## juniper
// Final_Project
module Final_Project(reset,sw1,sw2,sw3,sw4,FPGA_clk,dot_row,dot0_col,dot1_col,
							out1, out2, out3, out4, out5, out6);
clock: 4.07 ns
lec_check: 0
abc_area: 1
cap_margin: 20
core_aspect_ratio: 1.02
core_margin: 3
core_utilization: 42
cts_cluster_diameter: 210
gpl_routability_driven: 1
gpl_timing_driven: 1
max_routing_layer: met5
min_routing_layer: met2
place_density_lb_addon: 0.02
slew_margin: 25
tns_end_percent: 80
run.sh (not shown) runs the stock make flow with config.mk's settings and CLKGATE_MAP_FILE=.
What the final checks of juniper revealed, after a flow that finished every stage, was a layout that fails on setup timing.
diff inputs: juniper => cedar
# juniper
export LEC_CHECK = 0
export ABC_AREA = 1
export CAP_MARGIN = 20
export CORE_ASPECT_RATIO = 1.02
export CORE_MARGIN = 3
export CORE_UTILIZATION = 42
export CTS_CLUSTER_DIAMETER = 210
export GPL_ROUTABILITY_DRIVEN = 1
export GPL_TIMING_DRIVEN = 1
export MAX_ROUTING_LAYER = met5
export MIN_ROUTING_LAYER = met2
export PLACE_DENSITY_LB_ADDON = 0.02
export SLEW_MARGIN = 25
export TNS_END_PERCENT = 80
create_clock -name core_clock -period 4.07 [get_ports {FPGA_clk}]
# cedar
export LEC_CHECK = 0
export CAP_MARGIN = 20
export CORE_MARGIN = 2
export CORE_UTILIZATION = 26
export SLEW_MARGIN = 20
create_clock -name core_clock -period 7.21 [get_ports {FPGA_clk}]
--- outcome ---
cedar finished all stages; the layout is clean. Going from juniper to cedar, the synthesized netlist cell count was found to have gone down by 794. For juniper, the startpoint of the worst setup timing path was timecount[4]$_SDFFE_PN0P_, unlike cedar, where it was rscore[5]$_SDFFE_PN0P_. Cell area after technology mapping went down by a little under 10% going from juniper to cedar. Against juniper, number of multi-input combinational cells in the layout in cedar fell by more than 10%.
#### Input delta (violet over cedar)
# cedar
export LEC_CHECK = 0
export CAP_MARGIN = 20
export CORE_MARGIN = 2
export CORE_UTILIZATION = 26
export SLEW_MARGIN = 20
create_clock -name core_clock -period 7.21 [get_ports {FPGA_clk}]
# violet
export LEC_CHECK = 0
export ABC_AREA = 1
export CAP_MARGIN = 20
export CORE_MARGIN = 2
export CORE_UTILIZATION = 70
export SLEW_MARGIN = 20
create_clock -name core_clock -period 4.82 [get_ports {FPGA_clk}]
[summary]
- The buffer share of cell area of violet exceeds that of cedar by 1.0 points.
- Number of diodes added for antenna fixing came out exactly the same in cedar and violet.
- Sort cedar and violet by reg2reg setup slack asc -> top: violet
- violet vs cedar, slew at the pin with the worst max-slew slack went up by 0.014 ns.
- Diff cedar -> violet | combinational group share of total power | increase of 1.5 points
- violet against cedar; post-synthesis average cell area is down by more than 10%.
- Compared with cedar, tally of non-filler cells in the final layout in violet increased by more than 10%.
- Between cedar and violet, die extent in y is lower for violet, cedar comes in above that.
- Arrival time at the worst endpoint: violet vs cedar down 1.10 ns
- Against cedar, pin count of the biggest net entering global routing in violet fell by more than 10%.
- Hold slack of violet is on par with cedar.
- violet ran in full, but the layout does not pass; the checks complain about setup timing.
> inputs changed (violet -> ember)
# violet
export LEC_CHECK = 0
export ABC_AREA = 1
export CAP_MARGIN = 20
export CORE_MARGIN = 2
export CORE_UTILIZATION = 70
export SLEW_MARGIN = 20
create_clock -name core_clock -period 4.82 [get_ports {FPGA_clk}]
# ember
export LEC_CHECK = 0
export CAP_MARGIN = 20
export CORE_MARGIN = 2
export CORE_UTILIZATION = 57
export CTS_CLUSTER_SIZE = 96
export SLEW_MARGIN = 20
create_clock -name core_clock -period 7.4 [get_ports {FPGA_clk}]
ember ran to completion and came out clean on the timing, DRC and antenna checks. Between ember and violet, the hold slack figures differ only marginally. The higher number of global-route vias before repair came out of violet. Route | ember vs violet | wire shorter in ember. Per the comparison of ember with violet, sequential share of cell area now sits higher, power of the sequential group now sits lower, count of cells resized by post-cts repair now sits lower.
> inputs changed (ember -> indigo)
# ember
export LEC_CHECK = 0
export CAP_MARGIN = 20
export CORE_MARGIN = 2
export CORE_UTILIZATION = 57
export CTS_CLUSTER_SIZE = 96
export SLEW_MARGIN = 20
create_clock -name core_clock -period 7.4 [get_ports {FPGA_clk}]
# indigo
export LEC_CHECK = 0
export CAP_MARGIN = 20
export CORE_MARGIN = 2
export CORE_UTILIZATION = 72
export CTS_CLUSTER_DIAMETER = 42
export MAX_ROUTING_LAYER = met4
export SETUP_SLACK_MARGIN = 1.09
export SLEW_MARGIN = 20
create_clock -name core_clock -period 4.21 [get_ports {FPGA_clk}]
Findings:
global routing: indigo exited with error
Comparing ember against indigo, there is no change at all in area fraction in xor and xnor cells.
Lower placed instance area goes to ember over indigo.
indigo against ember: die size dropped 0.0067 mm²; floorplan die width lost about 11%.
[indigo] number of rows created at floorplan fell 8 relative to ember
Note that the area of the core recorded for ember amounts to 1.3 times the value seen in indigo.
indigo against ember: number of buffers created by CTS climbed 21%, cell count after synthesis barely changed.


== alpha ==
Final_Project again, from the RTL that the note above started with.
Design Final_Project, start of the top module:
module Final_Project(reset,sw1,sw2,sw3,sw4,FPGA_clk,dot_row,dot0_col,dot1_col,
							out1, out2, out3, out4, out5, out6);
input FPGA_clk;	 
input reset, sw1, sw2, sw3, sw4; 
output [7:0]dot_row, dot0_col, dot1_col;
output [6:0]out1, out2, out3, out4, out5, out6;
reg [3:0]x;	 
reg move_x;	 
reg [1:0]move_y;	 
reg [2:0]y;	 
reg [1:0]gamestate;	 
reg [6:0]timecount;  
reg [6:0]lscore, rscore;
reg [3:0]x_q;
reg [2:0]y_q;
reg [1:0]gamestate_q;
reg [6:0]lscore_q, rscore_q;
wire [7:0]my_plate, enemy_plate; 
wire ballclk;
wire plateclk;
wire timeclk;
wire refreshclk;	
wire dotmatrixclk;
wire goalclk;
wire [7:0]dot_row, dot0_col, dot1_col;
wire [6:0]out1, out2, out3, out4, out5, out6;
dotmatrix DOT(.clk(FPGA_clk), .reset(reset), .en(dotmatrixclk), .gamestate(gamestate_q), .dot_row(dot_row), 
				  .dot0_col(dot0_col), .dot1_col(dot1_col), .my_plate(my_plate),
				  .rscore(rscore_q), .lscore(lscore_q),
				  .enemy_plate(enemy_plate), .x(x_q), .y(y_q));
plate PLA (.reset(reset), .clk(FPGA_clk), .en(plateclk), .sw1(sw1), .sw2(sw2), .sw3(sw3), .sw4(sw4), 
			  .nextleftpos(my_plate), .nextrightpos(enemy_plate));
sevendisplay SEV(.lscore(lscore), .rscore(rscore), .timecount(timecount),
					  .out1(out1), .out2(out2), .out3(out3), .out4(out4),
					  .out5(out5), .out6(out6));
clock CLK(.clk(FPGA_clk), .reset(reset), .ballclk(ballclk), .plateclk(plateclk),
			 .timeclk(timeclk), .refreshclk(refreshclk), .dotmatrixclk(dotmatrixclk),.goalclk(goalclk));	
	always@(posedge FPGA_clk) 	 
	begin						 
  ...
make LEC_CHECK=0 CAP_MARGIN=20 CORE_MARGIN=2 CORE_UTILIZATION=40 SLEW_MARGIN=20 finish   # period 8.18 ns
Per the final summary, alpha finished and its layout is clean on timing, DRC and antenna.
Relative to alpha, the following input files were edited for beta:
-- flow/config.mk --
<<< alpha, line 9
export CORE_MARGIN = 2
export CORE_UTILIZATION = 40
export SLEW_MARGIN = 20
>>> beta, line 9
export CORE_MARGIN = 2
export CORE_UTILIZATION = 68
export MAX_ROUTING_LAYER = met4
export SLEW_MARGIN = 20
==> flow/constraint.sdc <==
create_clock -name core_clock -period 4.21 [get_ports {FPGA_clk}]
set_input_delay 0.8420 -clock core_clock [delete_from_list [all_inputs] [get_ports {FPGA_clk}]]
set_output_delay 0.8420 -clock core_clock [all_outputs]
set_load 0.01 [all_outputs]
beta -> stages 100% | layout checks FAIL | setup timing
Utilization: lower on alpha
Comparing sequential share of layout area for alpha and beta, the smaller number came from beta.
Beginning of the critical path = rscore[4]$_SDFFE_PN0P_: beta; beginning of the critical path = rscore[5]$_SDFFE_PN0P_: alpha
The power of beta was inferior to that of alpha.
The run with more routed wire is beta, not alpha.
[inputs] gamma vs beta
-- flow/config.mk --
<<< beta, line 9
export CORE_MARGIN = 2
export CORE_UTILIZATION = 68
export MAX_ROUTING_LAYER = met4
export SLEW_MARGIN = 20
>>> gamma, line 9
export CORE_MARGIN = 2
export CORE_UTILIZATION = 72
export MAX_ROUTING_LAYER = met4
export PLACE_DENSITY = 0.67
export SETUP_SLACK_MARGIN = -0.6
export SLEW_MARGIN = 20
==> flow/constraint.sdc <==
create_clock -name core_clock -period 8.15 [get_ports {FPGA_clk}]
set_input_delay 1.6300 -clock core_clock [delete_from_list [all_inputs] [get_ports {FPGA_clk}]]
set_output_delay 1.6300 -clock core_clock [all_outputs]
set_load 0.01 [all_outputs]
### Flow results
Min depth of the critical timing path with buffers and inverters included across beta and gamma: gamma
Diff beta -> gamma | combinational share of power | decrease of 0.4 points
Every stage of the flow completed for gamma, and the final layout passed the timing, DRC and antenna checks.
Total power in gamma is about 50% lower than in beta
Looking at vertical extent of the die, gamma sits about 2.8% below beta.
Re clock share of power: beta and gamma aren't equal, and the lower value belongs to gamma.
Comparing count of clock-net buffers in the final layout for beta and gamma, the smaller number came from beta.
gamma and beta ended up with roughly the same fraction of area in clock buffers and inverters.
Wire length on met1 for gamma is lower than for beta.
Input-level comparison between delta and gamma:
-- flow/config.mk --
<<< gamma, line 9
export CORE_MARGIN = 2
export CORE_UTILIZATION = 72
export MAX_ROUTING_LAYER = met4
export PLACE_DENSITY = 0.67
export SETUP_SLACK_MARGIN = -0.6
export SLEW_MARGIN = 20
>>> delta, line 9
export CORE_MARGIN = 2
export CORE_UTILIZATION = 68
export CTS_CLUSTER_DIAMETER = 210
export GPL_TIMING_DRIVEN = 1
export MAX_ROUTING_LAYER = met4
export SLEW_MARGIN = 20
export TNS_END_PERCENT = 80
==> flow/constraint.sdc <==
create_clock -name core_clock -period 4.89 [get_ports {FPGA_clk}]
set_input_delay 0.9780 -clock core_clock [delete_from_list [all_inputs] [get_ports {FPGA_clk}]]
set_output_delay 0.9780 -clock core_clock [all_outputs]
set_load 0.01 [all_outputs]
Notes after the runs:
Between gamma and delta, the difference in register area is negligible.
Setup slack in delta is smaller than in gamma.
Summary of the comparison: final cell count is higher in delta, relative to gamma.
Against gamma, core outline area in delta came out worse.
On delta: sequential share of layout area is 1.1 points lower than what gamma gave.
delta ends up with a number of instances in the placed design that is about 2.3% higher than in gamma.
All-layer global routing usage in delta vs gamma: up 0.71 points
Status for gamma and delta: clean finish in gamma only
STATUS run=delta STAGES=ALL_DONE FINAL_CHECKS=FAILED CAUSE=setup timing
Of gamma and delta, the higher register-to-register slack belongs to gamma.
Switching part of the total power essentially unchanged between delta and gamma.
Against gamma as the reference, delta delivers a higher power per cell area.
Power and IR drop assume default switching activity.
